Setup of exp/nickel:
Design ULA_LCD, start of the top module:
module ULA_LCD(clk, rst, rs, rw, en, dados, SOMA, SUBT, MULT, IGUAL, A, B, sinalA, sinalB);
Size: ~200 flip-flops, roughly 60000 um^2 of cells after synthesis.
export LEC_CHECK = 0
export CAP_MARGIN = 20
export CELL_PAD_IN_SITES_DETAIL_PLACEMENT = 0
export CELL_PAD_IN_SITES_GLOBAL_PLACEMENT = 1
export CORE_ASPECT_RATIO = 0.9
export CORE_MARGIN = 2
export CORE_UTILIZATION = 60
export GPL_ROUTABILITY_DRIVEN = 0
export PLACE_DENSITY_LB_ADDON = 0.0
export SETUP_SLACK_MARGIN = 5.0
export SLEW_MARGIN = 25
export TNS_END_PERCENT = 65
create_clock -name core_clock -period 94.3 [get_ports {clk}]
run.sh (not shown) runs the stock make flow with config.mk's settings and CLKGATE_MAP_FILE=.
exp/nickel | stages: all done | timing, DRC, antenna: all pass
> inputs changed (exp/nickel -> exp/zinc)
- putting CTS_CLUSTER_SIZE at 36 where nothing was set
- swapping 60 for 72 in CORE_UTILIZATION
- swapping 1 for 0 in CELL_PAD_IN_SITES_GLOBAL_PLACEMENT
Findings:
- exp/zinc: GRT-0232 in global routing -> run aborted
- Diff exp/zinc..exp/nickel | count of hold buffers inserted by post-cts repair | unchanged
- Compared with exp/nickel, in exp/zinc fraction of the core area occupied by cells at floorplan went up 12 points; die boundary height lower; die area fell 17000 um^2.
- Summary of the comparison: number of placed instances with taps included is lower in exp/zinc, relative to exp/nickel.
- exp/zinc vs. exp/nickel: total cell area reported by yosys after synthesis ~0 delta; fraction of the mapped netlist area in adder cells ~0 delta; chip width -8.6%.
- Between exp/nickel and exp/zinc, area after detailed placement is lower for exp/zinc, exp/nickel comes in above that.
Modified inputs, exp/juniper compared to exp/zinc
- removing CTS_CLUSTER_SIZE (formerly 36)
- removing CORE_ASPECT_RATIO (formerly 0.9)
- removing PLACE_DENSITY_LB_ADDON (formerly 0.0)
- removing GPL_ROUTABILITY_DRIVEN (formerly 0)
- removing TNS_END_PERCENT (formerly 65)
- removing CELL_PAD_IN_SITES_DETAIL_PLACEMENT (formerly 0)
- removing CELL_PAD_IN_SITES_GLOBAL_PLACEMENT (formerly 0)
- changing CORE_UTILIZATION from 72 to 40
- changing SLEW_MARGIN from 25 to 20
- changing the clock period (ns, I/O delays scaled along) from 94.3 to 114.0
Summary: with exp/zinc as the reference, core region area in exp/juniper moved up by more than half.
Compared with exp/zinc, exp/juniper shows a area after detailed placement that is 960 um^2 lower.
exp/juniper | stages: all done | timing, DRC, antenna: all pass
Post-CTS setup buffer count down 344 in exp/juniper wrt exp/zinc
Comparing exp/juniper against exp/zinc, there is no change at all in synthesized instance count.
exp/juniper vs exp/zinc, total CTS buffers went up by 8.
HPWL after detailed placement of exp/juniper exceeds that of exp/zinc by a few percent.
Starting utilization of the core area: exp/juniper and exp/zinc compared, lower one is exp/juniper
Die area | exp/juniper > exp/zinc
Diff exp/zinc -> exp/juniper | post-cts resize count | down by more than half
--- input diff exp/juniper..exp/willow ---
- putting ABC_AREA at 1 where nothing was set
- swapping 40 for 72 in CORE_UTILIZATION
- clearing SETUP_SLACK_MARGIN, which used to be 5.0
- swapping 114.0 for 126.0 in the clock period (ns, I/O delays scaled along)
Findings:
- [compare] base=exp/juniper new=exp/willow: area after synthesis up about 12%; detailed-routed wire length on met2 up about 5%; buffering stage count on the worst path with inverters included up 42.
- The timing endpoint of the critical path comes out dados[0] in one run and dados[5] in the other, namely in exp/willow and exp/juniper respectively.
- exp/willow does worse than exp/juniper on vias after detailed routing.
- Smallest hold slack (exp/willow over exp/juniper): decrease, 0.031 ns

* * *

ULA_LCD again, from the RTL that the note above started with.
## ULA_LCD
module ULA_LCD(clk, rst, rs, rw, en, dados, SOMA, SUBT, MULT, IGUAL, A, B, sinalA, sinalB);
Settings: LEC_CHECK=0, CAP_MARGIN=20, CORE_MARGIN=2, CORE_UTILIZATION=72, CTS_CLUSTER_SIZE=55, SLEW_MARGIN=20; clock period 75.7 ns.
The first run never finished: it broke off in global routing (5_1_grt), error GRT-0116.
Change:
Settings changed: CORE_UTILIZATION 72 to 65, CTS_CLUSTER_SIZE 55 to unset, MAX_ROUTING_LAYER set to met4.
Clock period 75.7 ns to 90.9 ns, I/O delays scaled along.
With this change the flow produced a layout that fails on negative setup slack. Die area goes up by 11%. Area after synthesis stays the same. Synthesized cell count stays the same.
Change:
Settings changed: ABC_AREA set to 1, CORE_UTILIZATION 65 to 71, MAX_ROUTING_LAYER met4 to unset.
Clock period 90.9 ns to 106.0 ns, I/O delays scaled along.
What happened:
- The new run finished clean
- critical path depth rose by 34
- worst setup slack improved by 11 ns
Change:
Settings changed: ABC_AREA 1 to unset.
Clock period 106.0 ns to 126.0 ns, I/O delays scaled along.
Worst hold slack gets better by 0.032 ns.
Critical path depth came out lower by 35.
Wire length came out lower by roughly a tenth.
Global-route usage came out lower by 0.78 points.
Change:
Settings changed: CORE_UTILIZATION 71 to 40.
Clock period 126.0 ns to 114.0 ns, I/O delays scaled along.
The changed run completed with no timing, DRC or antenna violations.
Core utilization is lower by 31 points.
Clock-buffer cell count is higher by 15.
Worst setup slack gets worse by 0.84 ns.
Hold slack gets worse by 0.0066 ns.
Final cell count is higher by about 10%.
Critical path depth is higher by 8.
Sequential share of layout area is lower by 0.21 points.

* * *

## nickel
Starting RTL as in the previous note.
Design ULA_LCD, start of the top module:
module ULA_LCD(clk, rst, rs, rw, en, dados, SOMA, SUBT, MULT, IGUAL, A, B, sinalA, sinalB);
==> flow/config.mk <==
export PLATFORM = sky130hd
export DESIGN_NAME = ULA_LCD
export DESIGN_NICKNAME = ULA_LCD
export VERILOG_FILES = /design/flow/design.v
export SDC_FILE = /design/flow/constraint.sdc
export NUM_CORES = 4
export LEC_CHECK = 0
export ABC_AREA = 1
export CAP_MARGIN = 20
export CORE_MARGIN = 2
export CORE_UTILIZATION = 66
export CTS_CLUSTER_DIAMETER = 381
export CTS_CLUSTER_SIZE = 78
export HOLD_SLACK_MARGIN = 0.29
export SLEW_MARGIN = 20
export TNS_END_PERCENT = 5
==> flow/constraint.sdc <==
create_clock -name core_clock -period 67.6 [get_ports {clk}]
set_input_delay 13.5200 -clock core_clock [delete_from_list [all_inputs] [get_ports {clk}]]
set_output_delay 13.5200 -clock core_clock [all_outputs]
set_load 0.01 [all_outputs]
Status(nickel) = ERROR, stage = 5_1_grt
For cedar, these inputs were changed with respect to nickel:
- ABC_AREA removed (was 1)
- TNS_END_PERCENT removed (was 5)
- CTS_CLUSTER_DIAMETER removed (was 381)
- CORE_UTILIZATION changed from 66 to 57
- CTS_CLUSTER_SIZE removed (was 78)
- HOLD_SLACK_MARGIN removed (was 0.29)
- the clock period (ns, I/O delays scaled along) changed from 67.6 to 95.6
### Flow results
cedar: flow completed, timing, DRC and antenna clean. The average instance area after synthesis reported for cedar is greater than that of nickel by about 25%. cedar against nickel: area of the core region rose by 3.3%, number of hold-repair buffers added at the cts stage closely matched the old numbers, chip area line of the yosys report went down 11%, die area went up by about 3.3%, proportion of synthesized area in mux cells grew by 4.5 points. Sort cedar and nickel by synthesized cell count, descending, and nickel comes first. Floorplan core density: cedar < nickel.
The inputs of maple differ from those of cedar as listed below.
- CORE_UTILIZATION now 13, was 57
- the clock period (ns, I/O delays scaled along) now 126.0, was 95.6
- On combinational gate count, cedar and maple are basically level.
- The higher share of the clock period used by the worst path came out of cedar.
- Lower final net count among cedar and maple: maple
- cedar → maple: wire length fell about 1.8%; via-per-instance ratio fell 33%; final area rose about 2%.
- Of the two values seen for highest routed metal layer, met5 was produced by maple and met4 by cedar.
Changes in pepper relative to maple:
- CORE_UTILIZATION now 66, was 13
- the clock period (ns, I/O delays scaled along) now 96.2, was 126.0
[summary]
Compared to maple, pepper has placed wire-length estimate after detailed placement 3.7% lower. maple and pepper ended up with roughly the same logic depth of the worst path, buffers included. Compared to maple, pepper has final antenna diode count 9 lower.

* * *

ULA_LCD again, from the RTL that the note above started with.
==> flow/design.v (excerpt) <==
module ULA_LCD(clk, rst, rs, rw, en, dados, SOMA, SUBT, MULT, IGUAL, A, B, sinalA, sinalB);
clock: 173.0 ns
lec_check: 0
cap_margin: 25
cell_pad_in_sites_detail_placement: 1
cell_pad_in_sites_global_placement: 1
core_aspect_ratio: 0.53
core_margin: 2
core_utilization: 52
gpl_routability_driven: 0
gpl_timing_driven: 0
setup_slack_margin: 5.0
slew_margin: 25
tns_end_percent: 100
Rerun with:
==> flow/config.mk (replaced) <==
export PLATFORM = sky130hd
export DESIGN_NAME = ULA_LCD
export DESIGN_NICKNAME = ULA_LCD
export VERILOG_FILES = /design/flow/design.v
export SDC_FILE = /design/flow/constraint.sdc
export NUM_CORES = 4
export LEC_CHECK = 0
export CAP_MARGIN = 20
export CORE_MARGIN = 2
export CORE_UTILIZATION = 46
export SLEW_MARGIN = 20
==> flow/constraint.sdc (replaced) <==
create_clock -name core_clock -period 114.0 [get_ports {clk}]
set_input_delay 22.8000 -clock core_clock [delete_from_list [all_inputs] [get_ports {clk}]]
set_output_delay 22.8000 -clock core_clock [all_outputs]
set_load 0.01 [all_outputs]
=>
- routed wire length went down by 18%
- worst hold slack degrades by 3.2 ps
- final cell count goes up by 0.34%
- worst setup slack is worse by 20000 ps
- count of clock-buffer cells in the layout climbs by 4
- final area is about the same
Rerun with:
--- a/flow/config.mk
+++ b/flow/config.mk
@@ -9,3 +9,3 @@
 export CORE_MARGIN = 2
-export CORE_UTILIZATION = 46
+export CORE_UTILIZATION = 40
 export SLEW_MARGIN = 20
==> flow/constraint.sdc (replaced) <==
create_clock -name core_clock -period 120.0 [get_ports {clk}]
set_input_delay 24.0000 -clock core_clock [delete_from_list [all_inputs] [get_ports {clk}]]
set_output_delay 24.0000 -clock core_clock [all_outputs]
set_load 0.01 [all_outputs]
The new run went through all stages and came out clean.
Die area is higher by about a fifth.
Routed wire length drops by a few percent.
Cell area hardly moves.
Setup slack improved by 800 ps.
First-iteration DRC count fell by a little under a tenth.
Hold slack stays flat.
Synthesized area is unchanged.
Rerun with:
--- a/flow/config.mk
+++ b/flow/config.mk
@@ -7,2 +7,3 @@
 export LEC_CHECK = 0
+export ABC_AREA = 1
 export CAP_MARGIN = 20
@@ -11 +12,2 @@
 export SLEW_MARGIN = 20
+export TNS_END_PERCENT = 20
Result: Sequential share of layout area decreases by 0.61 points; routed wire length increases by 16%; worst hold slack degrades by 37 ps.
